==> inputs of run a <==
Design fft16, start of the top module:
module fft16 (
    input  wire              clk,
    input  wire              rst_n,
    input  wire              start,
    input  wire signed [8:0] din_i,
    input  wire signed [8:0] din_q,
    output wire              ready,
    output wire              dout_valid,
    output wire signed [8:0] dout_i,
    output wire signed [8:0] dout_q
);
Settings: LEC_CHECK=0, ABC_AREA=1, CAP_MARGIN=35, CELL_PAD_IN_SITES_DETAIL_PLACEMENT=1, CORE_MARGIN=7, CORE_UTILIZATION=28, GPL_ROUTABILITY_DRIVEN=1, GPL_TIMING_DRIVEN=1, MAX_ROUTING_LAYER=met4, MIN_ROUTING_LAYER=met2, PLACE_DENSITY_LB_ADDON=0.28, SETUP_SLACK_MARGIN=-0.36, SLEW_MARGIN=0; clock period 7.49 ns.
run.sh (not shown) runs the stock make flow with config.mk's settings and CLKGATE_MAP_FILE=.
==> run b: changes against run a <==
CAP_MARGIN = 20   (was 35)
CELL_PAD_IN_SITES_DETAIL_PLACEMENT = unset   (was 1)
CORE_MARGIN = 2   (was 7)
CORE_UTILIZATION = 72   (was 28)
CTS_CLUSTER_SIZE = 97   (was unset)
GPL_ROUTABILITY_DRIVEN = unset   (was 1)
GPL_TIMING_DRIVEN = unset   (was 1)
MAX_ROUTING_LAYER = unset   (was met4)
MIN_ROUTING_LAYER = unset   (was met2)
PLACE_DENSITY_LB_ADDON = unset   (was 0.28)
SETUP_SLACK_MARGIN = unset   (was -0.36)
SLEW_MARGIN = 20   (was 0)
==> flow/constraint.sdc (replaced) <==
create_clock -name core_clock -period 6.18 [get_ports {clk}]
set_input_delay 1.2360 -clock core_clock [delete_from_list [all_inputs] [get_ports {clk}]]
set_output_delay 1.2360 -clock core_clock [all_outputs]
set_load 0.01 [all_outputs]
==> run c: changes against run a <==
ABC_AREA = unset   (was 1)
CAP_MARGIN = 20   (was 35)
CELL_PAD_IN_SITES_DETAIL_PLACEMENT = unset   (was 1)
CORE_MARGIN = 2   (was 7)
CORE_UTILIZATION = 72   (was 28)
CTS_CLUSTER_SIZE = 47   (was unset)
GPL_ROUTABILITY_DRIVEN = unset   (was 1)
GPL_TIMING_DRIVEN = unset   (was 1)
MAX_ROUTING_LAYER = unset   (was met4)
MIN_ROUTING_LAYER = unset   (was met2)
PLACE_DENSITY_LB_ADDON = unset   (was 0.28)
SETUP_SLACK_MARGIN = unset   (was -0.36)
SLEW_MARGIN = 20   (was 0)
==> flow/constraint.sdc (replaced) <==
create_clock -name core_clock -period 9.58 [get_ports {clk}]
set_input_delay 1.9160 -clock core_clock [delete_from_list [all_inputs] [get_ports {clk}]]
set_output_delay 1.9160 -clock core_clock [all_outputs]
set_load 0.01 [all_outputs]
==> results.cfg <==
; yosys + openroad results
[synthesis]
synthesis.area_um2 = 54610

[outcome]
run_status = failed layout checks
failed_checks = negative setup slack

[setup_path]
crit_path_top_delay_cell = fa_1
worstSetupPathDepth = 62

[sta]
final_setup_violations = 36
post-route-worst-setup-slack_ps = -2174

[run]
openroad_warning_count = 93

[finish]
comb.multi_input.count = 3984
the above is filed under run a

==> results.cfg <==
; yosys + openroad results
[outcome]
run_status = failed layout checks
failed_checks = negative setup slack

[sta]
post-route-worst-setup-slack_ps = -617.4
final_setup_violations = 34

[setup_path]
worstSetupPathDepth = 48
the above is filed under run c

==> results.cfg <==
; physical design summary
[outcome]
last-stage-reached = global routing
run_status = did not finish
error_line = [ERROR GRT-0116] Global routing finished with congestion. Check the congestion regions in the DRC Viewer.

[synthesis]
synthesis.area_um2 = 54610

[place]
dp.cells = 7736
the above is filed under run b


========
==> inputs of ember <==
Starting RTL as in the previous note.
clock: 5.91 ns
lec_check: 0
abc_area: 1
cap_margin: 35
cell_pad_in_sites_global_placement: 1
core_margin: 4
core_utilization: 33
cts_cluster_size: 91
gpl_routability_driven: 1
gpl_timing_driven: 0
min_routing_layer: met2
setup_slack_margin: 0.78
slew_margin: 15
tns_end_percent: 20
==> maple (differences from ember) <==
CELL_PAD_IN_SITES_DETAIL_PLACEMENT = 1   (was not set)
CELL_PAD_IN_SITES_GLOBAL_PLACEMENT = 2   (was 1)
MIN_ROUTING_LAYER = met1   (was met2)
==> flow/constraint.sdc (replaced) <==
create_clock -name core_clock -period 9.21 [get_ports {clk}]
set_input_delay 1.8420 -clock core_clock [delete_from_list [all_inputs] [get_ports {clk}]]
set_output_delay 1.8420 -clock core_clock [all_outputs]
set_load 0.01 [all_outputs]
==> results <==
Against ember, the clock-buffer cell count of maple is higher by 3.
In first-iteration DRC count, ember is at 4.0 times the value of maple.
Of ember and maple, ember has the higher via count (gap about 40%, measured against maple).
maple reached the layout checks and failed them: setup timing. ember finished but failed the layout checks on setup timing.
In die size, maple and ember do not differ.
Between maple and ember, the lower non-clock buffer count is in ember (gap 30).
Of maple and ember, ember has the higher sequential share of layout area (gap 0.20 points).
Between ember and maple, the lower core utilization is in ember (gap 0.26 points).
In ember the maximum frequency is smaller than in maple, by about 1.5%.
Area after synthesis is the same in ember and maple.
==> figures <==
metric	ember	maple
CP max-delay cell	sky130_fd_sc_hd__fa_2	sky130_fd_sc_hd__fa_1
DRC marker count from the first detailed-route iteration	8880	2195
Final instance area	0.0670 sq mm	0.0674 sq mm
Result of the run	failed layout checks	failed layout checks
Violated checks	setup timing	setup timing
Reg-to-reg setup timing slack	-3990 ps	-550 ps
Total negative slack	-138630 ps	-15620 ps
Normalized max-slew margin	0.340	0.280
Critical R2R Capture	u_fft.radix2_U0.out2_i_reg[6]$_DFFE_PN0P_	u_fft.radix2_U0.out1_i_reg[8]$_DFFE_PN0P_
Detailed-route vias per instance	6.72	4.84
Busiest layer in global routing	met3	met2
Routed via count	57400	41600
Iteration count of the initial detailed-routing pass	47	5
Final-layout clock buffer total	103	106
Worst hold start	u_fft.valid_in_r_r$_DFF_PN0_	u_fft.valid_in_r$_DFF_PN0_
Number of fill cells in the layout	16400	18600

========
==> v26: inputs <==
Starting RTL as in the previous note.
Design fft16, start of the top module:
module fft16 (
    input  wire              clk,
    input  wire              rst_n,
    input  wire              start,
    input  wire signed [8:0] din_i,
    input  wire signed [8:0] din_q,
    output wire              ready,
    output wire              dout_valid,
    output wire signed [8:0] dout_i,
    output wire signed [8:0] dout_q
);
Settings: LEC_CHECK=0, CAP_MARGIN=35, CORE_ASPECT_RATIO=1.08, CORE_MARGIN=2, CORE_UTILIZATION=40, SLEW_MARGIN=20; clock period 10.0 ns.
==> v35 (differences from v26) <==
Settings changed: CAP_MARGIN 35 to 20, CORE_ASPECT_RATIO 1.08 to default, CORE_UTILIZATION 40 to 70.
==> flow/constraint.sdc (replaced) <==
create_clock -name core_clock -period 7.16 [get_ports {clk}]
set_input_delay 1.4320 -clock core_clock [delete_from_list [all_inputs] [get_ports {clk}]]
set_output_delay 1.4320 -clock core_clock [all_outputs]
set_load 0.01 [all_outputs]
==> comparison table <==
quantity                                                                                           v26                        v35
Result of the run                                                              complete, no violations  aborted with a tool error
Last stage reached                                                                                   -       clock tree synthesis
FP Util                                                                                          40.3%                      70.9%
Chip width                                                                                      354 um                     279 um
Die footprint                                                                                0.135 mm2                 0.0778 mm2
Register bit count reported by yosys                                                               744                        744
Dpl hpwl                                                                                        117 mm                     118 mm
Post-Place Cells                                                                                 7,155                      6,576
Std cell rows                                                                                      138                        100
Area of placed instances                                                                    0.0606 mm2                 0.0616 mm2
Yosys cell count                                                                                 4,821                      4,821
Place WS                                                                                    -0.0999 ns                   -2.80 ns
Vertical die size                                                                               382 um                     279 um
Mapped Nets                                                                                      5,646                      5,646
Total cell area reported by yosys after synthesis                                           0.0529 mm2                 0.0529 mm2
Basic-gate share of the synthesized area counting and, or, nand and nor cells                    11.4%                      11.4%
Area of the core                                                                             0.131 mm2                 0.0746 mm2
Weighted congestion at the end of routability-driven global placement                            0.930                       1.02

========
==> run M <==
fft16 again, from the RTL that the note above started with.
export LEC_CHECK = 0
export ABC_AREA = 1
export CAP_MARGIN = 10
export CELL_PAD_IN_SITES_DETAIL_PLACEMENT = 1
export CELL_PAD_IN_SITES_GLOBAL_PLACEMENT = 2
export CORE_MARGIN = 6
export CORE_UTILIZATION = 56
export MIN_ROUTING_LAYER = met1
export PLACE_DENSITY_LB_ADDON = 0.23
export SETUP_SLACK_MARGIN = 0.24
export SLEW_MARGIN = 25
create_clock -name core_clock -period 7.15 [get_ports {clk}]
==> inputs of run D, as changes to run M <==
- ABC_AREA: 1 -> not set
- CAP_MARGIN: 10 -> 20
- CELL_PAD_IN_SITES_DETAIL_PLACEMENT: 1 -> not set
- CELL_PAD_IN_SITES_GLOBAL_PLACEMENT: 2 -> not set
- CORE_MARGIN: 6 -> 2
- CORE_UTILIZATION: 56 -> 64
- MIN_ROUTING_LAYER: met1 -> not set
- PLACE_DENSITY_LB_ADDON: 0.23 -> not set
- SETUP_SLACK_MARGIN: 0.24 -> not set
- SLEW_MARGIN: 25 -> 20
==> flow/constraint.sdc (replaced) <==
create_clock -name core_clock -period 11.1 [get_ports {clk}]
set_input_delay 2.2200 -clock core_clock [delete_from_list [all_inputs] [get_ports {clk}]]
set_output_delay 2.2200 -clock core_clock [all_outputs]
set_load 0.01 [all_outputs]
==> inputs of run Z, as changes to run M <==
- ABC_AREA: 1 -> not set
- CAP_MARGIN: 10 -> 20
- CELL_PAD_IN_SITES_DETAIL_PLACEMENT: 1 -> not set
- CELL_PAD_IN_SITES_GLOBAL_PLACEMENT: 2 -> not set
- CORE_MARGIN: 6 -> 2
- CORE_UTILIZATION: 56 -> 66
- CTS_CLUSTER_DIAMETER: not set -> 127
- MIN_ROUTING_LAYER: met1 -> not set
- PLACE_DENSITY_LB_ADDON: 0.23 -> not set
- SETUP_SLACK_MARGIN: 0.24 -> not set
- SLEW_MARGIN: 25 -> 20
==> flow/constraint.sdc (replaced) <==
create_clock -name core_clock -period 8.76 [get_ports {clk}]
set_input_delay 1.7520 -clock core_clock [delete_from_list [all_inputs] [get_ports {clk}]]
set_output_delay 1.7520 -clock core_clock [all_outputs]
set_load 0.01 [all_outputs]
==> Slide: Implementation Results <==
Run Summary

Yosys
  • Adder-cell area share of the yosys netlist: 0.249
  • Syn Nets: approximately 5600
  • Top cells by count: 659 x inv_1, 576 x edfxtp_1, 410 x fa_1, 394 x ha_1, 374 x nand2_1
  • Yosys cell count: about 4800
  • Synth top cell by count: inv_1
  • XOR Share, Synth: 0.0491
  • Seq/Total Area, Yosys: 0.406
  • Post-Synthesis Mean Instance Area: between 10 and 15 µm²
  • Top cells by area: edfxtp_1 33%, fa_1 16%, ha_1 9.3%, dfrtp_1 7.9%, inv_1 4.7%
  • Unique cell types: 107
  • Yosys synthesis chip area: 0.0529 mm²

Die
  • Core Footprint: 0.0791 mm²
  • Die width: between 200 and 300 µm
  • Starting Density: 0.669
  • Die Height: around 290 µm
  • FP Rows: 103

Final timing
  • Final setup violation count: 36
  • Min setup slack post-route: -1.16 ns

Status
  • Layout Check Fails: negative setup slack
  • Status: complete, but fails checks
The numbers above come from run Z.

==> Slide: Implementation Results <==
Run Summary

Status
  • Status: no timing/DRC/antenna violations

Yosys
  • Synth top cell by count: inv_1
  • Yosys synthesis chip area: between 0.05 and 0.06 mm²
  • Yosys cell count: a little under 5000
  • Top cells by count: 659 x inv_1, 576 x edfxtp_1, 410 x fa_1, 394 x ha_1, 374 x nand2_1
  • Top cells by area: edfxtp_1 33%, fa_1 16%, ha_1 9.3%, dfrtp_1 7.9%, inv_1 4.7%
  • Unique cell types: approximately 110

Die
  • Die width: 292 µm
  • Die Height: approximately 290 µm
  • FP Rows: between 100 and 150

Final timing
  • Final setup violation count: 0
The numbers above come from run D.

==> Slide: Implementation Results <==
Key Metrics from the Run

Yosys
  • Post-Synthesis Mean Instance Area: 9.26 µm²
  • Yosys synthesis chip area: roughly 0.055 mm²
  • Yosys cell count: between 5000 and 6000
  • Synth top cell by count: nand2_1
  • Top cells by count: 1381 x nand2_1, 1039 x inv_1, 576 x edfxtp_1, 455 x nor2_1, 410 x fa_1
  • Syn Nets: between 6000 and 7000
  • Top cells by area: edfxtp_1 32%, fa_1 15%, nand2_1 9.5%, ha_1 9.0%, dfrtp_1 7.7%
  • Adder-cell area share of the yosys netlist: 0.241

Status
  • Fail Step: 3_1_place_gp_skip_io
  • Error: [ERROR FLW-0024] Place density exceeds 1.0 (current PLACE_DENSITY_LB_ADDON =  0.23). Please check if the value of  PLACE_DENSITY_LB_ADDON is between 0 and 0.99.
  • Status: did not finish

Die
  • Core Footprint: 0.0966 mm²
  • Die width: approximately 320 µm
  • Die Height: 324 µm
  • FP Rows: about 110
  • Starting Density: 0.565
The numbers above come from run M.


========
==> inputs of v39 <==
Starting RTL as in the previous note.
export LEC_CHECK = 0
export ABC_AREA = 1
export CAP_MARGIN = 20
export CORE_MARGIN = 2
export CORE_UTILIZATION = 71
export PLACE_DENSITY_LB_ADDON = 0.06
export SETUP_SLACK_MARGIN = 2.5
export SLEW_MARGIN = 20
create_clock -name core_clock -period 8.43 [get_ports {clk}]
==> v23: changes against v39 <==
==> flow/config.mk (replaced) <==
export PLATFORM = sky130hd
export DESIGN_NAME = fft16
export DESIGN_NICKNAME = fft16
export VERILOG_FILES = /design/flow/design.v
export SDC_FILE = /design/flow/constraint.sdc
export NUM_CORES = 4
export LEC_CHECK = 0
export ABC_AREA = 0
export CAP_MARGIN = 20
export CELL_PAD_IN_SITES_DETAIL_PLACEMENT = 0
export CORE_MARGIN = 2
export CORE_UTILIZATION = 71
export CTS_CLUSTER_SIZE = 42
export GPL_ROUTABILITY_DRIVEN = 1
export SETUP_SLACK_MARGIN = 0.88
export SLEW_MARGIN = 20
==> flow/constraint.sdc (replaced) <==
create_clock -name core_clock -period 9.36 [get_ports {clk}]
set_input_delay 1.8720 -clock core_clock [delete_from_list [all_inputs] [get_ports {clk}]]
set_output_delay 1.8720 -clock core_clock [all_outputs]
set_load 0.01 [all_outputs]
==> v25: changes against v39 <==
==> flow/config.mk (replaced) <==
export PLATFORM = sky130hd
export DESIGN_NAME = fft16
export DESIGN_NICKNAME = fft16
export VERILOG_FILES = /design/flow/design.v
export SDC_FILE = /design/flow/constraint.sdc
export NUM_CORES = 4
export LEC_CHECK = 0
export CAP_MARGIN = 20
export CORE_MARGIN = 2
export CORE_UTILIZATION = 46
export CTS_CLUSTER_SIZE = 91
export SLEW_MARGIN = 15
==> flow/constraint.sdc (replaced) <==
create_clock -name core_clock -period 10.0 [get_ports {clk}]
set_input_delay 2.0000 -clock core_clock [delete_from_list [all_inputs] [get_ports {clk}]]
set_output_delay 2.0000 -clock core_clock [all_outputs]
set_load 0.01 [all_outputs]
==> comparison <==
v23 finished with setup timing left. v39 stopped in 5_1_grt (GRT-0232). v25 finished with timing, DRC and antenna clean. Against v39, the area after synthesis of v25 is lower by 3.1%. In v23 the maximum frequency is lower than in v25, by 5.7%. Between v23 and v39, the lower die area is in v23 (gap about 3%, measured against v39). Between v23 and v25, the lower clock-buffer cell count is in v23 (gap 4). Against v23, the first-iteration DRC count of v25 is lower by 51%.

========
==> amber <==
fft16 again, from the RTL that the note above started with.
==> flow/design.v (excerpt) <==
module fft16 (
    input  wire              clk,
    input  wire              rst_n,
    input  wire              start,
    input  wire signed [8:0] din_i,
    input  wire signed [8:0] din_q,
    output wire              ready,
    output wire              dout_valid,
    output wire signed [8:0] dout_i,
    output wire signed [8:0] dout_q
);
clock: 8.43 ns
lec_check: 0
abc_area: 1
cap_margin: 20
core_margin: 2
core_utilization: 71
place_density_lb_addon: 0.06
setup_slack_margin: 2.41
slew_margin: 20
==> sierra (differences from amber) <==
==> flow/config.mk (replaced) <==
export PLATFORM = sky130hd
export DESIGN_NAME = fft16
export DESIGN_NICKNAME = fft16
export VERILOG_FILES = /design/flow/design.v
export SDC_FILE = /design/flow/constraint.sdc
export NUM_CORES = 4
export LEC_CHECK = 0
export CAP_MARGIN = 20
export CORE_MARGIN = 2
export CORE_UTILIZATION = 68
export SLEW_MARGIN = 20
export TNS_END_PERCENT = 30
==> flow/constraint.sdc (replaced) <==
create_clock -name core_clock -period 8.53 [get_ports {clk}]
set_input_delay 1.7060 -clock core_clock [delete_from_list [all_inputs] [get_ports {clk}]]
set_output_delay 1.7060 -clock core_clock [all_outputs]
set_load 0.01 [all_outputs]
==> onyx (differences from amber) <==
==> flow/config.mk (replaced) <==
export PLATFORM = sky130hd
export DESIGN_NAME = fft16
export DESIGN_NICKNAME = fft16
export VERILOG_FILES = /design/flow/design.v
export SDC_FILE = /design/flow/constraint.sdc
export NUM_CORES = 4
export LEC_CHECK = 0
export CAP_MARGIN = 20
export CORE_MARGIN = 2
export CORE_UTILIZATION = 62
export SLEW_MARGIN = 20
==> flow/constraint.sdc (replaced) <==
create_clock -name core_clock -period 9.88 [get_ports {clk}]
set_input_delay 1.9760 -clock core_clock [delete_from_list [all_inputs] [get_ports {clk}]]
set_output_delay 1.9760 -clock core_clock [all_outputs]
set_load 0.01 [all_outputs]
==> notes <==
sierra produced a layout that fails on negative setup slack. onyx ran to the end with violations: negative setup slack. amber failed in global routing, error GRT-0232. Between onyx and sierra, the lower first-iteration DRC count is in onyx (gap about 7%, measured against sierra). Against onyx, the count of clock-buffer cells in the layout of sierra is lower by 2. In sequential cell count, onyx and sierra do not differ. Of sierra and onyx, sierra has the higher routed wire length (gap 1.0%, measured against onyx). In critical path depth, onyx and sierra do not differ.
